## north
Design cpu, start of the top module:
module cpu(
    input clk,
    input reset,
    output [7:0] imem_addr,
    input [18:0] imem_data,
    output [7:0] dmem_addr,
    output [18:0] dmem_wdata,
    output dmem_we,
    input [18:0] dmem_rdata,
    output rf_we,
    output [2:0] rf_waddr,
    output [18:0] rf_wdata
);
clock: 22.4 ns
lec_check: 0
abc_area: 0
cap_margin: 35
cell_pad_in_sites_detail_placement: 0
cell_pad_in_sites_global_placement: 1
core_margin: 2
core_utilization: 57
cts_cluster_diameter: 170
min_routing_layer: met2
slew_margin: 25
run.sh (not shown) runs the stock make flow with config.mk's settings and CLKGATE_MAP_FILE=.
Run status, north: aborted in global routing (5_1_grt), error GRT-0116
--- input diff north..south ---
==> flow/config.mk <==
export PLATFORM = sky130hd
export DESIGN_NAME = cpu
export DESIGN_NICKNAME = cpu
export VERILOG_FILES = /design/flow/design.v
export SDC_FILE = /design/flow/constraint.sdc
export NUM_CORES = 4
export LEC_CHECK = 0
export ABC_AREA = 1
export CAP_MARGIN = 20
export CORE_MARGIN = 2
export CORE_UTILIZATION = 56
export CTS_CLUSTER_DIAMETER = 241
export SLEW_MARGIN = 20
==> flow/constraint.sdc <==
create_clock -name core_clock -period 28.0 [get_ports {clk}]
set_input_delay 5.6000 -clock core_clock [delete_from_list [all_inputs] [get_ports {clk}]]
set_output_delay 5.6000 -clock core_clock [all_outputs]
set_load 0.01 [all_outputs]
Results
The flow ran to completion for all of north and south but north, which stopped partway. Per the comparison of south with north, number of CTS-inserted buffers decreased by 1 relative to the old numbers; synthesized instance count shows an increase of about 6%. Comparing north and south, number of nets produced by synthesis is lower on north. On floorplan core area, south tracks north almost exactly. Comparing north and south, the lower number of buffers inserted by post-CTS setup repair is on south. [south] fraction of the yosys area taken by sequential cells rose 0.59 points relative to north. Going from north to south, chip area shows a reduction of about 0.6%; die outline height shows a reduction of about 0.3%; share of synthesized cell area in full adder, half adder and majority cells shows an increase of 0.47 points. Compared with north, south shows a yosys stat chip area that is about 2.4% lower. north vs south, top logic cell family in the synthesized netlist: AND-OR/OR-AND gates vs simple AND/OR/NAND/NOR gates. Compared with north, south shows yosys stat cell total higher by 241.
> inputs changed (south -> east)
diff --git a/flow/config.mk b/flow/config.mk
--- a/flow/config.mk
+++ b/flow/config.mk
@@ -6,8 +6,8 @@
 export NUM_CORES = 4
 export LEC_CHECK = 0
-export ABC_AREA = 1
 export CAP_MARGIN = 20
 export CORE_MARGIN = 2
-export CORE_UTILIZATION = 56
-export CTS_CLUSTER_DIAMETER = 241
+export CORE_UTILIZATION = 72
+export PLACE_DENSITY = 0.66
+export SETUP_SLACK_MARGIN = 5.0
 export SLEW_MARGIN = 20
==> flow/constraint.sdc <==
create_clock -name core_clock -period 20.6 [get_ports {clk}]
set_input_delay 4.1200 -clock core_clock [delete_from_list [all_inputs] [get_ports {clk}]]
set_output_delay 4.1200 -clock core_clock [all_outputs]
set_load 0.01 [all_outputs]
east never completed, since it errored out during global routing (5_1_grt).
Lower post-placement cell area goes to south over east.
Comparing east and south, the higher summed instance area of the synthesized netlist is on east.
Relative to south, arithmetic-cell share of the synthesized area counting full adders, half adders and majority gates has gone down in east.
A dominant combinational cell family by area after synthesis of simple AND/OR/NAND/NOR gates is what south shows, while AND-OR/OR-AND gates belongs to east.
Per the comparison of east with south, area share of xor/xnor cells in the synthesized design about even, synthesized flop and latch total comparable.
Going from south to east, part of the Yosys area used for sequential elements saw a decrease; buffers inserted during post-CTS setup optimization saw a decrease; instance tally after logic synthesis saw a decrease; die extent in x saw a decrease; async set-or-reset flop fraction in the synthesized netlist saw little to no change.
### east -> west
diff --git a/flow/config.mk b/flow/config.mk
--- a/flow/config.mk
+++ b/flow/config.mk
@@ -6,8 +6,9 @@
 export NUM_CORES = 4
 export LEC_CHECK = 0
+export ABC_AREA = 1
 export CAP_MARGIN = 20
 export CORE_MARGIN = 2
 export CORE_UTILIZATION = 72
+export CTS_CLUSTER_DIAMETER = 262
 export PLACE_DENSITY = 0.66
-export SETUP_SLACK_MARGIN = 5.0
 export SLEW_MARGIN = 20
Notes after the runs:
west is listed as incomplete: the tool reported an error in global routing (5_1_grt) and the run ended there.
Side by side, fraction of the mapped netlist area in adder cells turned out higher in west than in east.
Y dimension of the die in west is 1.2% below east.
NOTE final estimated routing congestion in global placement east->west decreased by more than 10%
--- input diff west..middle ---
==> flow/config.mk <==
export PLATFORM = sky130hd
export DESIGN_NAME = cpu
export DESIGN_NICKNAME = cpu
export VERILOG_FILES = /design/flow/design.v
export SDC_FILE = /design/flow/constraint.sdc
export NUM_CORES = 4
export LEC_CHECK = 0
export CAP_MARGIN = 20
export CORE_MARGIN = 2
export CORE_UTILIZATION = 66
export CTS_CLUSTER_SIZE = 63
export SLEW_MARGIN = 20
==> flow/constraint.sdc <==
create_clock -name core_clock -period 16.8 [get_ports {clk}]
set_input_delay 3.3600 -clock core_clock [delete_from_list [all_inputs] [get_ports {clk}]]
set_output_delay 3.3600 -clock core_clock [all_outputs]
set_load 0.01 [all_outputs]
Results
- Flow for middle halted at global routing (5_1_grt), error code GRT-0232.
- Re die area: west and middle aren't equal, and the higher value belongs to middle.
- When the final numbers for west and middle were put side by side, the area share of and/or/nand/nor cells after synthesis turned out to be smaller in middle.
- The fraction of the core area occupied by cells at floorplan in middle sits 5.6 points below the value recorded for west.
- Side by side, area of the synthesized netlist per yosys stat turned out higher in middle than in west.
- Post-synthesis cell count from yosys shrinks by a few percent when moving from west to middle.
- Delta(HPWL reported at the end of detailed placement, middle - west) > 0
- Looking at area fraction in compound gates across west and middle, the one that comes out lower is west.

cpu again, from the RTL that the note above started with.
// cpu
module cpu(
    input clk,
    input reset,
    output [7:0] imem_addr,
    input [18:0] imem_data,
    output [7:0] dmem_addr,
    output [18:0] dmem_wdata,
    output dmem_we,
    input [18:0] dmem_rdata,
    output rf_we,
    output [2:0] rf_waddr,
    output [18:0] rf_wdata
);
    wire [7:0] ret_mux_pc;
    wire [7:0] pc;
    wire pcwrite;
    wire IF_IDwrite;
    wire hazard;
    wire WB_regwrite;
    pc pc_cpu (
        .clk(clk),
        .reset(reset),
        .pcwrite(pcwrite),
        .next_pc(ret_mux_pc),
        .pc(pc)
    );
    wire [18:0] IF_instruction;
    assign imem_addr = pc;
    assign IF_instruction = imem_data;
    wire [7:0] IF_pc_plus_one;
    assign IF_pc_plus_one = pc + 8'd1;
    wire [7:0] ID_pc_plus_one;
    wire [18:0] ID_instruction;
    wire ID_valid;
    wire branch_signal;
    IF_ID IF_ID_cpu (
        .clk(clk),
        .reset(reset),
        .IF_instruction(IF_instruction),
        .IF_IDwrite(IF_IDwrite),
        .IF_pc_plus_one(IF_pc_plus_one),
        .ID_pc_plus_one(ID_pc_plus_one),
        .ID_instruction(ID_instruction),
        .ID_valid(ID_valid)
    );
    wire ID_branch, ID_regwrite, ID_memtoreg, ID_memread, ID_memwrite, ID_alusrc, ID_aluop;
    wire ID_regdist, ID_branchtype, ID_push, ID_pop, ID_ret, ID_jump;
    control control_cpu(
        .opcode(ID_instruction[18:14]),
        .hazard(hazard | ~ID_valid),
        .ID_branch(ID_branch),
        .ID_regwrite(ID_regwrite),
        .ID_memtoreg(ID_memtoreg),
        .ID_memread(ID_memread),
        .ID_memwrite(ID_memwrite),
        .ID_alusrc(ID_alusrc),
        .ID_aluop(ID_aluop),
        .ID_regdist(ID_regdist),
        .ID_branchtype(ID_branchtype),
        .ID_push(ID_push),
        .ID_pop(ID_pop),
        .ID_ret(ID_ret),
        .ID_jump(ID_jump)
    );
  ...
Settings: LEC_CHECK=0, CAP_MARGIN=20, CELL_PAD_IN_SITES_DETAIL_PLACEMENT=2, CORE_ASPECT_RATIO=0.97, CORE_MARGIN=3, CORE_UTILIZATION=56, CTS_CLUSTER_DIAMETER=108, CTS_CLUSTER_SIZE=46, GPL_ROUTABILITY_DRIVEN=0, GPL_TIMING_DRIVEN=1, HOLD_SLACK_MARGIN=0.09, MIN_ROUTING_LAYER=met2, SLEW_MARGIN=0; clock period 38.0 ns.
The starting point died in 3_5_place_dp on DPL-0033.
Rerun with:
- ABC_AREA: unset -> 1
- CELL_PAD_IN_SITES_DETAIL_PLACEMENT: 2 -> unset
- CORE_ASPECT_RATIO: 0.97 -> unset
- CORE_MARGIN: 3 -> 2
- CORE_UTILIZATION: 56 -> 72
- CTS_CLUSTER_DIAMETER: 108 -> unset
- CTS_CLUSTER_SIZE: 46 -> unset
- GPL_ROUTABILITY_DRIVEN: 0 -> unset
- GPL_TIMING_DRIVEN: 1 -> unset
- HOLD_SLACK_MARGIN: 0.09 -> unset
- MIN_ROUTING_LAYER: met2 -> unset
- PLACE_DENSITY: unset -> 0.66
- SETUP_SLACK_MARGIN: unset -> -2.0
- SLEW_MARGIN: 0 -> 20
- clock period: 38.0 -> 29.6 ns (I/O delays scaled with it)
Effect: With this change the flow never finished: it broke off in 5_1_grt. Area after synthesis falls by 2.4%. Die area is lower by 25%. Synthesized cell count rose by 5.8%.
Rerun with:
- ABC_AREA: 1 -> unset
- CORE_UTILIZATION: 72 -> 58
- PLACE_DENSITY: 0.66 -> unset
- SETUP_SLACK_MARGIN: -2.0 -> unset
- clock period: 29.6 -> 20.6 ns (I/O delays scaled with it)
This time the run finished with negative setup slack left.
Area after synthesis increases by a few percent.
Synthesized cell count went down by a few percent.
Die area rises by a quarter to a third.
Rerun with:
- CAP_MARGIN: 20 -> 15
- CORE_UTILIZATION: 58 -> 66
- SETUP_SLACK_MARGIN: unset -> -2.0
- clock period: 20.6 -> 34.5 ns (I/O delays scaled with it)
- The new run reached the layout checks and failed them: negative setup slack
- via count falls by about 3.2%
- worst hold slack improves by 32 ps
- setup slack improved by 13000 ps
- die area fell by 12%
- clock skew grows by 26 ps
- synthesized cell count stays the same
- routed wire length falls by about 6.4%
Rerun with:
- CAP_MARGIN: 15 -> 20
- CORE_UTILIZATION: 66 -> 40
- SETUP_SLACK_MARGIN: -2.0 -> 5.0
- clock period: 34.5 -> 37.0 ns (I/O delays scaled with it)
Outcome:
- Now the flow produced a clean layout
- utilization went down by 33 points
- wire length fell by 4.9%
- setup slack is better by 3000 ps
- first-iteration DRC count shrinks by 42%
- die area went up by 64%
- worst hold slack is worse by 43 ps
- design area falls by 0.37%
Rerun with:
- ABC_AREA: unset -> 1
- CELL_PAD_IN_SITES_DETAIL_PLACEMENT: unset -> 1
- CELL_PAD_IN_SITES_GLOBAL_PLACEMENT: unset -> 1
- MAX_ROUTING_LAYER: unset -> met4
- SETUP_SLACK_MARGIN: 5.0 -> unset
- clock period: 37.0 -> 38.0 ns (I/O delays scaled with it)
After rerunning:
- design area came out lower by 4.8%
- fmax came out lower by 3.0%

Setup of run A:
cpu again, from the RTL that the note above started with.
clock: 63.1 ns
lec_check: 0
cap_margin: 25
cell_pad_in_sites_detail_placement: 2
core_aspect_ratio: 0.62
core_margin: 2
core_utilization: 58
cts_cluster_diameter: 58
cts_cluster_size: 56
gpl_routability_driven: 1
max_routing_layer: met5
place_density_lb_addon: 0.17
slew_margin: 30
tns_end_percent: 35
What ended run A was a tool error in 3_5_place_dp; the run never finished.
Relative to run A, the following input files were edited for run B:
Settings: clearing CELL_PAD_IN_SITES_DETAIL_PLACEMENT, which used to be 2; swapping 58 for 40 in CORE_UTILIZATION; clearing GPL_ROUTABILITY_DRIVEN, which used to be 1; clearing CTS_CLUSTER_SIZE, which used to be 56; swapping 30 for 20 in SLEW_MARGIN; clearing CORE_ASPECT_RATIO, which used to be 0.62; clearing TNS_END_PERCENT, which used to be 35; clearing CTS_CLUSTER_DIAMETER, which used to be 58; clearing PLACE_DENSITY_LB_ADDON, which used to be 0.17; clearing MAX_ROUTING_LAYER, which used to be met5; swapping 25 for 20 in CAP_MARGIN; swapping 63.1 for 37.0 in the clock period (ns, I/O delays scaled along).
==> comparison <==
- From run A to run B the numbers moved as follows: number of I/O pins flat, vertical die dimension up about 50%, x dimension of the die down 16 um.
- In run B relative to run A, final estimated routing congestion in global placement had gone down by a few percent.
- [compare] base=run A new=run B: full die area climbed about 44%, number of register bits inferred by synthesis barely changed.
- As far as synthesized netlist cell count goes, run B and run A are indistinguishable; the numbers are identical.
- Any difference in port buffer count between run A and run B is small enough to ignore.
- Every stage of the flow completed for run B, and the final layout passed the timing, design-rule and antenna checks.
- Comparing run A and run B, the lower pre-placement core utilization was measured on run B.
[inputs] run C vs run B
Settings: putting CTS_CLUSTER_SIZE at 10 where nothing was set; putting PLACE_DENSITY at 0.71 where nothing was set; swapping 40 for 56 in CORE_UTILIZATION; putting GPL_TIMING_DRIVEN at 0 where nothing was set; swapping 37.0 for 38.0 in the clock period (ns, I/O delays scaled along).
Notes after the runs:
Summary of run C over run B: cell count along the critical path went up by 6, number of cell instances on the worst register-to-register path went up by about 3.2%, area growth from synthesis to final layout went up by 1.1 points. Comparing run B and run C, the higher share of the clock period used by the worst path after layout is on run C. Of run B and run C, just one finished clean: run B. First-pass GRT wire length for run C: 5.3% up relative to run B. Across both runs, filler cell count in the final layout was lower for run C than for run B. The run showing the smaller proportion of cell area occupied by registers is run C.

== job 2668 ==
Starting RTL as in the previous note.
==> flow/design.v (excerpt) <==
module cpu(
    input clk,
    input reset,
    output [7:0] imem_addr,
    input [18:0] imem_data,
    output [7:0] dmem_addr,
    output [18:0] dmem_wdata,
    output dmem_we,
    input [18:0] dmem_rdata,
    output rf_we,
    output [2:0] rf_waddr,
    output [18:0] rf_wdata
);
Settings: LEC_CHECK=0, CAP_MARGIN=30, CORE_ASPECT_RATIO=0.62, CORE_MARGIN=2, CORE_UTILIZATION=58, CTS_CLUSTER_DIAMETER=58, CTS_CLUSTER_SIZE=56, GPL_ROUTABILITY_DRIVEN=1, MAX_ROUTING_LAYER=met5, PLACE_DENSITY_LB_ADDON=0.17, SETUP_SLACK_MARGIN=5.0, SLEW_MARGIN=30, TNS_END_PERCENT=35; clock period 63.1 ns.
The following lists how job 2923 was set up differently from job 2668:
- swapping 2 for 10 in CORE_MARGIN
- putting CELL_PAD_IN_SITES_GLOBAL_PLACEMENT at 3 where nothing was set
- putting CELL_PAD_IN_SITES_DETAIL_PLACEMENT at 2 where nothing was set
- clearing SETUP_SLACK_MARGIN, which used to be 5.0
- swapping 35 for 65 in TNS_END_PERCENT
- putting HOLD_SLACK_MARGIN at -0.02 where nothing was set
- swapping 30 for 15 in CAP_MARGIN
- swapping 0.62 for 1.11 in CORE_ASPECT_RATIO
- swapping 58 for 28 in CORE_UTILIZATION
- putting MIN_ROUTING_LAYER at met2 where nothing was set
Results
In job 2923 relative to job 2668, number of gates on the worst path with buffers counted had gone up slightly. Per the comparison of job 2923 with job 2668, total die size has increased; cell area has increased. As far as logic area is concerned, job 2668 and job 2923 perform about the same. Job 2923 completed; timing, DRC and antenna clean. Job 2668 finished all stages; the layout is clean. Per the comparison of job 2923 with job 2668, share of the cycle needed by the critical path after routing rose 2.5 points. Cmp job 2668 and job 2923 / met2 track demand over resource in global routing / lower: job 2923.
Relative to job 2923, the following input files were edited for job 5183:
- CELL_PAD_IN_SITES_GLOBAL_PLACEMENT removed (was 3)
- CORE_ASPECT_RATIO removed (was 1.11)
- ABC_AREA newly set to 1
- SLEW_MARGIN changed from 30 to 20
- HOLD_SLACK_MARGIN removed (was -0.02)
- GPL_ROUTABILITY_DRIVEN removed (was 1)
- PLACE_DENSITY_LB_ADDON removed (was 0.17)
- TNS_END_PERCENT removed (was 65)
- CELL_PAD_IN_SITES_DETAIL_PLACEMENT removed (was 2)
- CORE_UTILIZATION changed from 28 to 62
- MIN_ROUTING_LAYER removed (was met2)
- MAX_ROUTING_LAYER removed (was met5)
- CORE_MARGIN changed from 10 to 2
- CTS_CLUSTER_DIAMETER removed (was 58)
- CTS_CLUSTER_SIZE removed (was 56)
- CAP_MARGIN changed from 15 to 20
- the clock period (ns, I/O delays scaled along) changed from 63.1 to 40.0
- On wire length of the first global-routing pass, job 2923 loses to job 5183.
- Job 5183: tap cell count lower than job 2923
The inputs of job 9647 differ from those of job 5183 as listed below.
- changing CORE_UTILIZATION from 62 to 72
- setting PLACE_DENSITY to 0.41 for the first time
- setting CTS_CLUSTER_DIAMETER to 399 for the first time
- setting CTS_CLUSTER_SIZE to 96 for the first time
- changing the clock period (ns, I/O delays scaled along) from 40.0 to 17.9
[summary]
5_1_grt: job 9647 exited with error. On area fraction in full adders, half adders and majority gates, job 9647 tracks job 5183 almost exactly. On synthesized area, job 5183 and job 9647 are neck and neck. In the reports for job 5183 and job 9647, the larger vertical die dimension belongs to job 5183. Relative to job 5183, the die area measured on job 9647 has decreased by more than 10%. Job 9647 against job 5183: maximum level of the CTS H-tree shrank by 1; cell count after synthesis held steady.
